## the reference run
==> flow/design.v (excerpt) <==
module battleship(
input wire clk,
input wire rst,  
input wire ARDUINO_A0,    
input wire ARDUINO_A1,    
input wire ARDUINO_A2,    
input wire ARDUINO_A3,    
output reg ARDUINO_IO0,   
output reg ARDUINO_IO1,   
output reg ARDUINO_IO2,   
output reg ARDUINO_IO6,   
output reg ARDUINO_IO7,   
output reg ARDUINO_IO8,   
output reg ARDUINO_IO9,   
output reg ARDUINO_IO10,  
output reg ARDUINO_IO11,  
output reg ARDUINO_A4,  
output reg ARDUINO_A5,  
output reg PMOD1_D0_P,  
output reg PMOD1_D0_N,  
output reg PMOD1_D1_P,  
output reg PMOD1_D1_N,  
output reg PMOD1_D2_P,  
output reg PMOD1_D2_N,  
output reg PMOD2_D0_P,  
output reg PMOD2_D0_N,  
output reg PMOD2_D1_P,  
output reg PMOD2_D2_P,  
output reg PMOD2_D2_N,  
output reg PMOD2_D3_P,  
output reg ARDUINO_IO3,   
output reg ARDUINO_IO4,   
output reg ARDUINO_IO5    
);
For scale: ~1500 cells after synthesis, ~190 flip-flops.
==> flow/config.mk <==
export PLATFORM = sky130hd
export DESIGN_NAME = battleship
export DESIGN_NICKNAME = battleship
export VERILOG_FILES = /design/flow/design.v
export SDC_FILE = /design/flow/constraint.sdc
export NUM_CORES = 4
export LEC_CHECK = 0
export ABC_AREA = 1
export CAP_MARGIN = 35
export CORE_MARGIN = 2
export CORE_UTILIZATION = 70
export CTS_CLUSTER_SIZE = 16
export HOLD_SLACK_MARGIN = -0.09
export SLEW_MARGIN = 20
==> flow/constraint.sdc <==
create_clock -name core_clock -period 2.63 [get_ports {clk}]
set_input_delay 0.5260 -clock core_clock [delete_from_list [all_inputs] [get_ports {clk}]]
set_output_delay 0.5260 -clock core_clock [all_outputs]
set_load 0.01 [all_outputs]
run.sh (not shown) runs the stock make flow with config.mk's settings and CLKGATE_MAP_FILE=.
The flow completed for the reference run, but it is not clean: the layout still shows negative setup slack.
For the trial run, these inputs were changed with respect to the reference run:
- a change of CAP_MARGIN from 35 to 20
- a deleted CTS_CLUSTER_SIZE that had been 16
- a change of CORE_UTILIZATION from 70 to 63
- a deleted HOLD_SLACK_MARGIN that had been -0.09
- a change of the clock period (ns, I/O delays scaled along) from 2.63 to 3.28
Notes after the runs:
The reference run and the trial run: one clean run, the trial run; the rest did not finish clean.
The reference run finished all stages; however, its layout fails the closing checks, the failures being negative setup slack.
In the tables for the trial run and the reference run, number of placed instances, taps included reads lower with the trial run.
Higher fmax goes to the trial run over the reference run.
STATUS first-pass GRT wire length: the trial run wins against the reference run

* * *

battleship again, from the RTL that the note above started with.
// battleship
module battleship(
input wire clk,
input wire rst,  
input wire ARDUINO_A0,    
input wire ARDUINO_A1,    
input wire ARDUINO_A2,    
input wire ARDUINO_A3,    
output reg ARDUINO_IO0,   
output reg ARDUINO_IO1,   
output reg ARDUINO_IO2,   
output reg ARDUINO_IO6,   
output reg ARDUINO_IO7,   
output reg ARDUINO_IO8,   
output reg ARDUINO_IO9,   
output reg ARDUINO_IO10,  
output reg ARDUINO_IO11,  
output reg ARDUINO_A4,  
output reg ARDUINO_A5,  
output reg PMOD1_D0_P,  
output reg PMOD1_D0_N,  
output reg PMOD1_D1_P,  
output reg PMOD1_D1_N,  
output reg PMOD1_D2_P,  
output reg PMOD1_D2_N,  
output reg PMOD2_D0_P,  
output reg PMOD2_D0_N,  
output reg PMOD2_D1_P,  
output reg PMOD2_D2_P,  
output reg PMOD2_D2_N,  
output reg PMOD2_D3_P,  
output reg ARDUINO_IO3,   
output reg ARDUINO_IO4,   
output reg ARDUINO_IO5    
);
clock: 4.6 ns
lec_check: 0
cap_margin: 20
core_margin: 2
core_utilization: 52
cts_cluster_diameter: 333
cts_cluster_size: 98
max_routing_layer: met4
min_routing_layer: met1
place_density: 0.83
setup_slack_margin: 1.26
slew_margin: 20
The baseline produced a clean layout.
Next try:
- CAP_MARGIN: 20 -> 0
- CORE_UTILIZATION: 52 -> 70
- CTS_CLUSTER_DIAMETER: 333 -> 28
- CTS_CLUSTER_SIZE: 98 -> 36
- HOLD_SLACK_MARGIN: not set -> -0.09
- PLACE_DENSITY: 0.83 -> not set
Outcome: Routed wire length is higher by 4.4%. Area after synthesis is unchanged. Total power is higher by about 2.3%. Core utilization is higher by 22 points. Setup slack got worse by 0.10 ns. Final cell count is lower by 3.9%. Via count is higher by about 1.5%. Count of clock-buffer cells in the layout is higher by 7. Synthesized cell count is unchanged.

* * *

nickel:
battleship again, from the RTL that the note above started with.
clock: 1.76 ns
lec_check: 0
abc_area: 1
cap_margin: 20
core_aspect_ratio: 0.5
core_margin: 2
core_utilization: 65
cts_cluster_diameter: 400
cts_cluster_size: 99
place_density: 0.35
slew_margin: 20
nickel failed in clock tree synthesis (4_1_cts) with DPL-0038.
## Diff of input files: tundra against nickel
# nickel
export LEC_CHECK = 0
export ABC_AREA = 1
export CAP_MARGIN = 20
export CORE_ASPECT_RATIO = 0.5
export CORE_MARGIN = 2
export CORE_UTILIZATION = 65
export CTS_CLUSTER_DIAMETER = 400
export CTS_CLUSTER_SIZE = 99
export PLACE_DENSITY = 0.35
export SLEW_MARGIN = 20
create_clock -name core_clock -period 1.76 [get_ports {clk}]
# tundra
export LEC_CHECK = 0
export ABC_AREA = 1
export CAP_MARGIN = 20
export CORE_MARGIN = 2
export CORE_UTILIZATION = 68
export CTS_CLUSTER_DIAMETER = 400
export CTS_CLUSTER_SIZE = 99
export PLACE_DENSITY = 0.35
export SLEW_MARGIN = 20
export TNS_END_PERCENT = 25
create_clock -name core_clock -period 1.76 [get_ports {clk}]
### Flow results
Seen in the log of tundra: GRT-0116 during global routing (5_1_grt), after which the run never completed. Looking at die span in y, tundra sits 34 um higher than nickel does. Synthesized instance count: tundra vs nickel identical. Compared nickel against tundra; synthesized area within noise. tundra against nickel; number of core rows is up by more than a quarter. Going from nickel to tundra, async set or reset register ratio after synthesis shows no meaningful change; global placement routability congestion shows an increase of 0.014; post-place instance area shows a reduction of 2.0%; HPWL after detailed placement shows a reduction of 2.5%; total die size shows a reduction of 4.6%. Compared with nickel, in tundra post-placement worst setup slack went up by 4.5 ps; cell count after placement went down by 6.
Setup changes, tundra to onyx
# tundra
export LEC_CHECK = 0
export ABC_AREA = 1
export CAP_MARGIN = 20
export CORE_MARGIN = 2
export CORE_UTILIZATION = 68
export CTS_CLUSTER_DIAMETER = 400
export CTS_CLUSTER_SIZE = 99
export PLACE_DENSITY = 0.35
export SLEW_MARGIN = 20
export TNS_END_PERCENT = 25
create_clock -name core_clock -period 1.76 [get_ports {clk}]
# onyx
export LEC_CHECK = 0
export ABC_AREA = 1
export CAP_MARGIN = 20
export CORE_MARGIN = 2
export CORE_UTILIZATION = 45
export SLEW_MARGIN = 20
create_clock -name core_clock -period 1.76 [get_ports {clk}]
--- outcome ---
onyx -> stages 100% | layout checks FAIL | negative setup slack
What onyx reported for placed cell count has to be multiplied by 0.945 to get the figure for tundra.
Last weighted congestion value of the routability-driven placer: onyx vs tundra down 7.3%
Of onyx and tundra, the run reporting the higher floorplan die height was onyx.
Diff tundra..onyx | total clock sinks | unchanged
onyx -> tundra: number of hold buffers added after CTS delta 0, exact match
| setup slack after placement | lower: tundra |
Between tundra and onyx, the flow reports count of cells resized by post-cts repair increasing by more than a quarter.
#### Input delta (garnet over onyx)
# onyx
export LEC_CHECK = 0
export ABC_AREA = 1
export CAP_MARGIN = 20
export CORE_MARGIN = 2
export CORE_UTILIZATION = 45
export SLEW_MARGIN = 20
create_clock -name core_clock -period 1.76 [get_ports {clk}]
# garnet
export LEC_CHECK = 0
export CAP_MARGIN = 20
export CORE_MARGIN = 2
export CORE_UTILIZATION = 40
export SLEW_MARGIN = 20
create_clock -name core_clock -period 5.0 [get_ports {clk}]
[summary]
The wire length of the first global-routing pass of garnet was superior to that of onyx. Looking at path category of the worst min-delay check, the in2reg result is from onyx; the reg2reg one comes from garnet. Finished, but not clean: onyx, with negative setup slack. Every stage of the flow completed for garnet, and the final layout passed the timing, DRC and antenna checks. Compared with onyx, in garnet power density over the cells went down by about 50%, placeable core area higher.
Power is estimated from default activity; no workload was simulated.
